## job 6557
// mac_demo
module mac_demo(input    clk, 
           input    reset, 
           input    ena,
   	   input    signed [16-1 : 0] k,
           input    signed [16-1 : 0] x,   
           output   signed [2 * 16 - 1 : 0] acc_out
          ) ;
           wire     signed [2 * 16 - 1 : 0] p ;
           wire     signed [2 * 16 - 1 : 0] acc_in ;
   multiplier  #(.width(16)) mult_0(.multiplicand(k),
                                          .multiplier(x),
                       			  .product(p)
                			  ) ;
   adder     #(.width(2*16)) add_0(.a(p),
                			 .b(acc_out),
                			 .sum(acc_in)
               				) ;
   accumulator  #(.width(2*16))  acc_0(.clk(clk),
                   			     .reset(reset),
                   			     .ena(ena),
                   			     .acc_in(acc_in),
                   			     .acc_out(acc_out)
                   			) ;
endmodule
export LEC_CHECK = 0
export CAP_MARGIN = 20
export CORE_MARGIN = 2
export CORE_UTILIZATION = 57
export CTS_CLUSTER_DIAMETER = 348
export CTS_CLUSTER_SIZE = 98
export PLACE_DENSITY = 0.41
export SLEW_MARGIN = 20
create_clock -name core_clock -period 3.91 [get_ports {clk}]
run.sh (not shown) runs the stock make flow with config.mk's settings and CLKGATE_MAP_FILE=.
From the logs: job 6557 reached the end of the flow and failed the layout checks with negative setup slack.
#### Input delta (job 2606 over job 6557)
- CTS_CLUSTER_DIAMETER now 42, was 348
- CTS_CLUSTER_SIZE no longer set, was 98
- PLACE_DENSITY no longer set, was 0.41
- CORE_UTILIZATION now 68, was 57
- the clock period (ns, I/O delays scaled along) now 6.45, was 3.91
Results
Job 2606 finished all stages; however, its layout fails the closing checks, the failures being negative setup slack.
Compared with job 6557, in job 2606 worst setup slack after placement higher, routed wire length up 6.1%, average wire per cell in the routed design increased by 12% relative to the old numbers.
Compared with job 6557, post-route standard cell area excluding fillers in job 2606 decreased by a few percent.
In job 2606 the non-clock buffer count turned out 17% lower than in job 6557.
Per the comparison of job 2606 with job 6557, overall fraction of global-route tracks in use now sits higher, die outline width now sits lower.
The following lists how job 1758 was set up differently from job 2606:
- swapping 68 for 72 in CORE_UTILIZATION
- putting CTS_CLUSTER_SIZE at 28 where nothing was set
- swapping 42 for 375 in CTS_CLUSTER_DIAMETER
- swapping 6.45 for 3.68 in the clock period (ns, I/O delays scaled along)
## What came out
Complete run, failing final checks: job 2606, reason negative setup slack. In the summary table, job 1758 is marked failed, with error GRT-0232 raised in global routing (5_1_grt). As of job 1758, die width had fallen by a few percent compared to job 2606. Per the comparison of job 1758 with job 2606, floorplan net count saw little to no change; area of the placeable core shrank by about 5%; number of cells upsized or downsized after cts fell about 10%; async set-reset flop share out of synthesis essentially unchanged. Comparing job 2606 against job 1758, there is no change at all in instance count of the mapped netlist.
What job 9076 does differently from job 1758 at the input level:
- CTS_CLUSTER_SIZE: 28 -> unset
- CTS_CLUSTER_DIAMETER: 375 -> unset
- CORE_UTILIZATION: 72 -> 43
- the clock period (ns, I/O delays scaled along): 3.68 -> 4.18
## What came out
The flow completed for job 9076, but it is not clean: the layout still shows negative setup slack.
The lower final RePlAce weighted congestion came out of job 9076.
| die size | higher: job 9076 |
From job 1758 to job 9076 the numbers moved as follows: placeable core area has increased; total instance count after detailed placement has increased.

---

== run A ==
The RTL this note starts from:
==> flow/design.v <==
module multiplier  #(parameter width = 16)
   ( input    signed  [width-1 : 0] multiplicand,
     input    signed  [width-1 : 0] multiplier,   
     output   signed  [2 * width - 1 : 0] product
   ) ;
   assign  product = multiplicand * multiplier ;
endmodule
module  adder  #(parameter width = 32)  
		( input   signed [width-1 : 0] a ,
		  input   signed [width-1 : 0] b , 
		  output  signed [width-1 : 0] sum
		) ;
    assign   sum = a + b ;
endmodule
module accumulator #(parameter width = 32) 
	(input    clk,
     	 input    ena,
         input    reset,
         input	  signed [width - 1 : 0] acc_in,
   	 output   reg signed [width - 1 : 0] acc_out
	) ;
   always @(posedge clk) begin
      if (reset)  acc_out <= 0 ;
      else if (ena) acc_out <= acc_in ;
   end
endmodule
module mac_demo(input    clk, 
           input    reset, 
           input    ena,
   	   input    signed [16-1 : 0] k,
           input    signed [16-1 : 0] x,   
           output   signed [2 * 16 - 1 : 0] acc_out
          ) ;
           wire     signed [2 * 16 - 1 : 0] p ;
           wire     signed [2 * 16 - 1 : 0] acc_in ;
   multiplier  #(.width(16)) mult_0(.multiplicand(k),
                                          .multiplier(x),
                       			  .product(p)
                			  ) ;
   adder     #(.width(2*16)) add_0(.a(p),
                			 .b(acc_out),
                			 .sum(acc_in)
               				) ;
   accumulator  #(.width(2*16))  acc_0(.clk(clk),
                   			     .reset(reset),
                   			     .ena(ena),
                   			     .acc_in(acc_in),
                   			     .acc_out(acc_out)
                   			) ;
endmodule
export LEC_CHECK = 0
export ABC_AREA = 1
export CAP_MARGIN = 20
export CORE_MARGIN = 9
export CORE_UTILIZATION = 63
export CTS_CLUSTER_DIAMETER = 268
export PLACE_DENSITY = 0.89
export SLEW_MARGIN = 20
export TNS_END_PERCENT = 5
create_clock -name core_clock -period 7.0 [get_ports {clk}]
Run A ran to completion and came out clean on the timing, DRC and antenna checks.
### run A -> run B
- removing TNS_END_PERCENT (formerly 5)
- changing CORE_UTILIZATION from 63 to 40
- changing CORE_MARGIN from 9 to 2
- setting CTS_CLUSTER_SIZE to 41 for the first time
- setting CELL_PAD_IN_SITES_GLOBAL_PLACEMENT to 2 for the first time
- changing CTS_CLUSTER_DIAMETER from 268 to 289
- setting CORE_ASPECT_RATIO to 1.1 for the first time
- setting MAX_ROUTING_LAYER to met4 for the first time
- setting CELL_PAD_IN_SITES_DETAIL_PLACEMENT to 2 for the first time
- removing PLACE_DENSITY (formerly 0.89)
- changing CAP_MARGIN from 20 to 15
- removing ABC_AREA (formerly 1)
- setting SETUP_SLACK_MARGIN to 1.95 for the first time
==> comparison <==
Run A -> run B: count of standard-cell rows increased by more than a quarter. Note that the total number of cells along the worst setup path recorded for run A amounts to 1.08 times the value seen in run B. Adder-cell share of the synthesized area ended up 3.8 points higher on run B than on run A. Run A went all the way through the flow, and no timing, DRC or antenna check failed. Layout checks on run B: not met. Flow itself completed; violations: negative setup slack.
Input changes introduced in run C (baseline for comparison: run B):
- a change of CAP_MARGIN from 15 to 0
- a deleted CTS_CLUSTER_DIAMETER that had been 289
- an added TNS_END_PERCENT of 5
- a deleted CELL_PAD_IN_SITES_GLOBAL_PLACEMENT that had been 2
- a deleted CELL_PAD_IN_SITES_DETAIL_PLACEMENT that had been 2
- an added ABC_AREA of 1
- a deleted SETUP_SLACK_MARGIN that had been 1.95
- a change of CORE_MARGIN from 2 to 9
- a change of CORE_UTILIZATION from 40 to 63
- a change of CORE_ASPECT_RATIO from 1.1 to 0.5
- a deleted CTS_CLUSTER_SIZE that had been 41
- a deleted MAX_ROUTING_LAYER that had been met4
==> comparison <==
Compared to run B, the router laid down less metal wire for run C.
Multi-input logic area was lower in run C than in run B.
Higher fraction of standard cell area in multi-input logic among run B and run C: run B
Run C completed; timing, DRC and antenna clean
Share of final layout cell area taken by clock buffers and inverters essentially unchanged between run B and run C.
